==> trial 38: inputs <==
==> flow/design.v <==
module alu #(parameter DATA_WIDTH = 32, OP = 3)
(
    input wire start,
    input wire clk,
    input wire reset_n,
    input wire [DATA_WIDTH - 1 : 0] A,
    input wire [DATA_WIDTH - 1 : 0] B,
    input wire [OP - 1 : 0] op,
    output reg [DATA_WIDTH - 1 : 0] result,
    output reg done
);
  localparam AND = 3'b000;   
  localparam OR  = 3'b001;   
  localparam ADD = 3'b010;   
  localparam NOP = 3'b011;   
  localparam SUB = 3'b100;   
  localparam MUL = 3'b101;   
  localparam SLT = 3'b110;   
  reg done_reg;
  reg [DATA_WIDTH - 1 : 0] result_reg;
  always @(posedge clk or negedge reset_n) begin
    if (!reset_n) begin
      result_reg <= 32'h00000000;
    end
    else begin
      if(start) begin
        case (op)
          AND: result_reg <=  A & B;
          OR : result_reg <=  A | B;
          ADD: result_reg <=  A + B;
          SUB: result_reg <=  A - B;
          MUL: result_reg <=  A * B;
          SLT: result_reg <= (A < B) ? 32'b1 : 32'b0;
          default: result_reg <= 32'h00000000;
        endcase
      end
    end
  end
  always @(posedge clk or negedge reset_n) begin
    if(!reset_n) begin
      done_reg <= 1'b0;
    end
    else begin
      if(start && (op != NOP)) begin
        done_reg <= 1'b1;
      end
      else begin
        done_reg <= 1'b0;
      end
    end
  end
  always @(posedge clk or negedge reset_n) begin
    if (!reset_n) begin
      done <= 1'b0;
    end
    else begin
      done <= done_reg;
    end
  end
  always @(posedge clk or negedge reset_n) begin
    if (!reset_n) begin
      result <= 32'h00000000;
    end
    else begin
      result <= result_reg;
    end
  end
endmodule
==> flow/run.sh <==
#!/bin/bash
# the make line also repeats each setting of config.mk as NAME=value (left out here)
make -C /OpenROAD-flow-scripts/flow DESIGN_CONFIG=/design/flow/config.mk WORK_HOME=/design/flow/orfs CLKGATE_MAP_FILE= finish
==> flow/config.mk <==
export PLATFORM = sky130hd
export DESIGN_NAME = alu
export DESIGN_NICKNAME = alu
export VERILOG_FILES = /design/flow/design.v
export SDC_FILE = /design/flow/constraint.sdc
export NUM_CORES = 4
export LEC_CHECK = 0
export ABC_AREA = 1
export CAP_MARGIN = 20
export CORE_MARGIN = 2
export CORE_UTILIZATION = 53
export CTS_CLUSTER_DIAMETER = 378
export CTS_CLUSTER_SIZE = 98
export MAX_ROUTING_LAYER = met4
export PLACE_DENSITY = 0.84
export SLEW_MARGIN = 20
==> flow/constraint.sdc <==
create_clock -name core_clock -period 9.5 [get_ports {clk}]
set_input_delay 1.9000 -clock core_clock [delete_from_list [all_inputs] [get_ports {clk}]]
set_output_delay 1.9000 -clock core_clock [all_outputs]
set_load 0.01 [all_outputs]
==> inputs of build 20, as changes to trial 38 <==
==> flow/config.mk (replaced) <==
export PLATFORM = sky130hd
export DESIGN_NAME = alu
export DESIGN_NICKNAME = alu
export VERILOG_FILES = /design/flow/design.v
export SDC_FILE = /design/flow/constraint.sdc
export NUM_CORES = 4
export LEC_CHECK = 0
export CAP_MARGIN = 20
export CORE_MARGIN = 2
export CORE_UTILIZATION = 70
export CTS_CLUSTER_SIZE = 37
export HOLD_SLACK_MARGIN = 0.29
export SETUP_SLACK_MARGIN = 2.0
export SLEW_MARGIN = 20
==> flow/constraint.sdc (replaced) <==
create_clock -name core_clock -period 7.61 [get_ports {clk}]
set_input_delay 1.5220 -clock core_clock [delete_from_list [all_inputs] [get_ports {clk}]]
set_output_delay 1.5220 -clock core_clock [all_outputs]
set_load 0.01 [all_outputs]
==> summary of the runs <==
Trial 38 produced a clean layout. Build 20 stopped in global routing (5_1_grt), error GRT-0116. Against trial 38, the area after synthesis of build 20 is lower by 8.5%. Of build 20 and trial 38, trial 38 has the higher synthesized cell count (gap about 23%, measured against trial 38). Of build 20 and trial 38, trial 38 has the higher die size (gap about 30%, measured against trial 38).
==> figures <==
                                                                    build 20                 trial 38
Die Y                                                                 181 um                   217 um
Core area                                                        0.0307 mm^2              0.0451 mm^2
Xor/xnor share of the synthesized area                                 3.82%                   0.802%
And+or+nand+nor area frac                                              15.3%                    20.9%
RePlAce Congestion                                                      1.12                     1.07
Total die size                                                   0.0328 mm^2              0.0470 mm^2
Area after DPL                                                   0.0262 mm^2              0.0262 mm^2
Width of the chip                                                     181 um                   217 um
Syn_area_per_cell                                                  8.39 um^2                7.04 um^2
Final HPWL from detailed placement                                 72,100 um                65,500 um
Sequential cell area fraction in the yosys report                      7.51%                    6.87%
Share of synthesized area spent on multiplexers                       0.609%                       0%
Syn_nets                                                               3,320                    4,112
Run status                                         aborted with a tool error  complete, no violations
Last stage reached                                  global routing (5_1_grt)                        -
Aoi share                                                              12.5%                    8.45%
Syn Std Cell Area                                                0.0220 mm^2              0.0240 mm^2
Number of rows created at floorplan                                       64                       78
Count of different cell masters after synthesis                           80                       51

========
==> inputs of run a <==
Starts from the design.v that is shown in full above.
clock: 12.4 ns
lec_check: 0
abc_area: 0
cap_margin: 20
core_aspect_ratio: 0.96
core_margin: 2
core_utilization: 72
cts_cluster_size: 29
place_density: 0.67
setup_slack_margin: 3.14
slew_margin: 10
run.sh (not shown) runs the stock make flow with config.mk's settings and CLKGATE_MAP_FILE=.
==> run b (differences from run a) <==
==> flow/config.mk (replaced) <==
export PLATFORM = sky130hd
export DESIGN_NAME = alu
export DESIGN_NICKNAME = alu
export VERILOG_FILES = /design/flow/design.v
export SDC_FILE = /design/flow/constraint.sdc
export NUM_CORES = 4
export LEC_CHECK = 0
export CAP_MARGIN = 20
export CORE_MARGIN = 2
export CORE_UTILIZATION = 64
export SLEW_MARGIN = 20
==> flow/constraint.sdc (replaced) <==
create_clock -name core_clock -period 9.23 [get_ports {clk}]
set_input_delay 1.8460 -clock core_clock [delete_from_list [all_inputs] [get_ports {clk}]]
set_output_delay 1.8460 -clock core_clock [all_outputs]
set_load 0.01 [all_outputs]
==> flow_summary_export.csv <==
group,metric,value,unit
outcome,run_status,"stopped before the end",
outcome,last-stage-reached,"5_1_grt",
outcome,error_message,"[ERROR GRT-0116] Global routing finished with congestion. Check the congestion regions in the DRC Viewer.",
place,placedInstanceArea,23300,um^2
global_routing,globalRouteMet1Util,0.722,
place,detailedPlace.worstSlack,1220,ps
global_routing,grt_use_met2,0.869,
die,chip_area,32000,um^2
die,dieHeight,175,um
cts,ctsResizeCount,284,
cts,cts_setup_buffers,111,
place,detailedPlacementHpwl,65.2,mm
die,fp.coreArea,30000,um^2
place,dp.cells,3017,
global_routing,gr-usage-all-layers,0.697,
global_routing,groute.layer.met3.usage,0.558,
(the above is from run a)
==> flow_summary_export.csv <==
group,metric,value,unit
outcome,run_status,"timing/DRC/antenna clean",
place,placedInstanceArea,24900,um^2
place,dp.cells,3281,
cells_and_area,fillers,2540,
die,dieHeight,189,um
global_routing,globalRouteMet1Util,0.594,
cts,cts_setup_buffers,0,
place,detailedPlace.worstSlack,-119,ps
cts,ctsResizeCount,0,
global_routing,gr-usage-all-layers,0.501,
cts,holdBufCountCts,0,
place,detailedPlacementHpwl,71.2,mm
global_routing,grt_use_met2,0.764,
(the above is from run b)

========
==> inputs of trial 26 <==
RTL: the design.v shown in full above, as it stands there.
clock: 6.65 ns
lec_check: 0
cap_margin: 20
core_margin: 2
core_utilization: 72
place_density: 0.65
setup_slack_margin: 0.42
slew_margin: 20
==> trial 48 (differences from trial 26) <==
--- a/flow/config.mk
+++ b/flow/config.mk
@@ -7,7 +7,10 @@
 export LEC_CHECK = 0
+export ABC_AREA = 1
 export CAP_MARGIN = 20
-export CORE_MARGIN = 2
-export CORE_UTILIZATION = 72
-export PLACE_DENSITY = 0.65
-export SETUP_SLACK_MARGIN = 0.42
+export CORE_MARGIN = 10
+export CORE_UTILIZATION = 40
+export CTS_CLUSTER_DIAMETER = 378
+export CTS_CLUSTER_SIZE = 98
+export MAX_ROUTING_LAYER = met4
 export SLEW_MARGIN = 20
+export TNS_END_PERCENT = 10
==> flow/constraint.sdc (replaced) <==
create_clock -name core_clock -period 9.5 [get_ports {clk}]
set_input_delay 1.9000 -clock core_clock [delete_from_list [all_inputs] [get_ports {clk}]]
set_output_delay 1.9000 -clock core_clock [all_outputs]
set_load 0.01 [all_outputs]
==> trial 18 (differences from trial 26) <==
--- a/flow/config.mk
+++ b/flow/config.mk
@@ -9,5 +9,4 @@
 export CORE_MARGIN = 2
-export CORE_UTILIZATION = 72
-export PLACE_DENSITY = 0.65
-export SETUP_SLACK_MARGIN = 0.42
+export CORE_UTILIZATION = 55
+export CTS_CLUSTER_SIZE = 98
 export SLEW_MARGIN = 20
==> flow/constraint.sdc (replaced) <==
create_clock -name core_clock -period 4.49 [get_ports {clk}]
set_input_delay 0.8980 -clock core_clock [delete_from_list [all_inputs] [get_ports {clk}]]
set_output_delay 0.8980 -clock core_clock [all_outputs]
set_load 0.01 [all_outputs]
==> results <==
Trial 18 completed and failed the layout checks on negative setup slack. Trial 26 failed in 5_1_grt. Trial 48 ran to the end with no violations. Against trial 18, the via count of trial 48 is lower by about 11%. In trial 18 the synthesized cell count is lower than in trial 48, by about 23%. Against trial 18, the routed wire length of trial 48 is lower by about 24%.
==> figures <==
quantity	trial 48	trial 18	trial 26
Number of cells on the critical path	24	24	-
Number of nets in the synthesized netlist	4,112	3,320	3,320
Well-Tap Cells	773	525	-
Synth Area per Inst	7.04 µm²	8.39 µm²	8.39 µm²
Compound-gate portion of the synthesized area	8.45%	12.5%	12.5%
Result of the run	timing/DRC/antenna clean	complete, but fails checks	did not finish
Last stage reached	-	-	5_1_grt
Layout check failures	-	negative setup slack	-
Core Area	59,200 µm²	39,500 µm²	29,900 µm²
Final ANT Viol Nets	0	0	-
Slew HR	36.8%	42.8%	-

========
==> v9: inputs <==
RTL: the design.v shown in full above, as it stands there.
clock: 7.72 ns
lec_check: 0
cap_margin: 20
core_margin: 2
core_utilization: 70
cts_cluster_diameter: 363
cts_cluster_size: 37
slew_margin: 20
tns_end_percent: 5
==> v26: changes against v9 <==
- CORE_UTILIZATION: 70 -> 64
- CTS_CLUSTER_DIAMETER: 363 -> not set
- HOLD_SLACK_MARGIN: not set -> -0.1
==> v23: changes against v9 <==
- ABC_AREA: not set -> 1
- CORE_ASPECT_RATIO: not set -> 0.5
- CORE_UTILIZATION: 70 -> 32
- CTS_CLUSTER_DIAMETER: 363 -> 378
- CTS_CLUSTER_SIZE: 37 -> 98
- MAX_ROUTING_LAYER: not set -> met4
- TNS_END_PERCENT: 5 -> not set
==> flow/constraint.sdc (replaced) <==
create_clock -name core_clock -period 9.5 [get_ports {clk}]
set_input_delay 1.9000 -clock core_clock [delete_from_list [all_inputs] [get_ports {clk}]]
set_output_delay 1.9000 -clock core_clock [all_outputs]
set_load 0.01 [all_outputs]
==> v29: changes against v9 <==
- CORE_UTILIZATION: 70 -> 72
- CTS_CLUSTER_DIAMETER: 363 -> not set
- CTS_CLUSTER_SIZE: 37 -> 99
- TNS_END_PERCENT: 5 -> not set
==> flow/constraint.sdc (replaced) <==
create_clock -name core_clock -period 11.2 [get_ports {clk}]
set_input_delay 2.2400 -clock core_clock [delete_from_list [all_inputs] [get_ports {clk}]]
set_output_delay 2.2400 -clock core_clock [all_outputs]
set_load 0.01 [all_outputs]
==> results.sh <==
# implementation run metrics
export IMPL_syn_cell_area_sq_um=22000
export IMPL_postSynthCellCount=2621
export IMPL_topCellsByArea="fa_1 37%, ha_1 12%, inv_1 7.8%"
export IMPL_status="timing/DRC/antenna clean"
export IMPL_cts_setup_buffers=0
export IMPL_grt_use_met2_pct=79.0
export IMPL_ys_sh_adder_pct=49.8
export IMPL_synth_compound_area_share_pct=12.5
export IMPL_ys_chip_area_sq_um=22000
export IMPL_gp_congestion=1.08
export IMPL_top_cell_area_share_pct=37.3
# the run above: v29

==> results.sh <==
# implementation run metrics
export IMPL_status="finished with violations"
export IMPL_violations="negative setup slack"
export IMPL_syn_cell_area_sq_um=22000
export IMPL_topCellsByArea="fa_1 37%, ha_1 12%, inv_1 7.8%"
export IMPL_cts_setup_buffers=65
export IMPL_grt_use_met2_pct=80.1
export IMPL_top_cell_area_share_pct=37.3
export IMPL_worst_slack_ns=-0.680
export IMPL_postSynthCellCount=2621
export IMPL_ys_sh_adder_pct=49.8
export IMPL_setup_viol=20
export IMPL_ys_chip_area_sq_um=22000
export IMPL_synth_compound_area_share_pct=12.5
# the run above: v26

==> results.sh <==
# yosys + openroad results
export IMPL_haltStage="5_1_grt"
export IMPL_firstError="[ERROR GRT-0116] Global routing finished with congestion. Check the congestion regions in the DRC Viewer."
export IMPL_ys_chip_area_sq_um=22000
export IMPL_ys_sh_adder_pct=49.8
export IMPL_status="stopped before the end"
export IMPL_postSynthCellCount=2621
export IMPL_topCellsByArea="fa_1 37%, ha_1 12%, inv_1 7.8%"
# the run above: v9

==> results.sh <==
# implementation run metrics
export IMPL_synth_compound_area_share_pct=8.45
export IMPL_grt_use_met2_pct=37.1
export IMPL_topCellsByArea="fa_1 34%, inv_1 15%, nand2_1 14%"
export IMPL_status="timing/DRC/antenna clean"
export IMPL_cts_setup_buffers=0
export IMPL_ys_sh_adder_pct=45.6
export IMPL_top_cell_area_share_pct=34.2
export IMPL_postSynthCellCount=3413
export IMPL_ys_chip_area_sq_um=24000
# the run above: v23

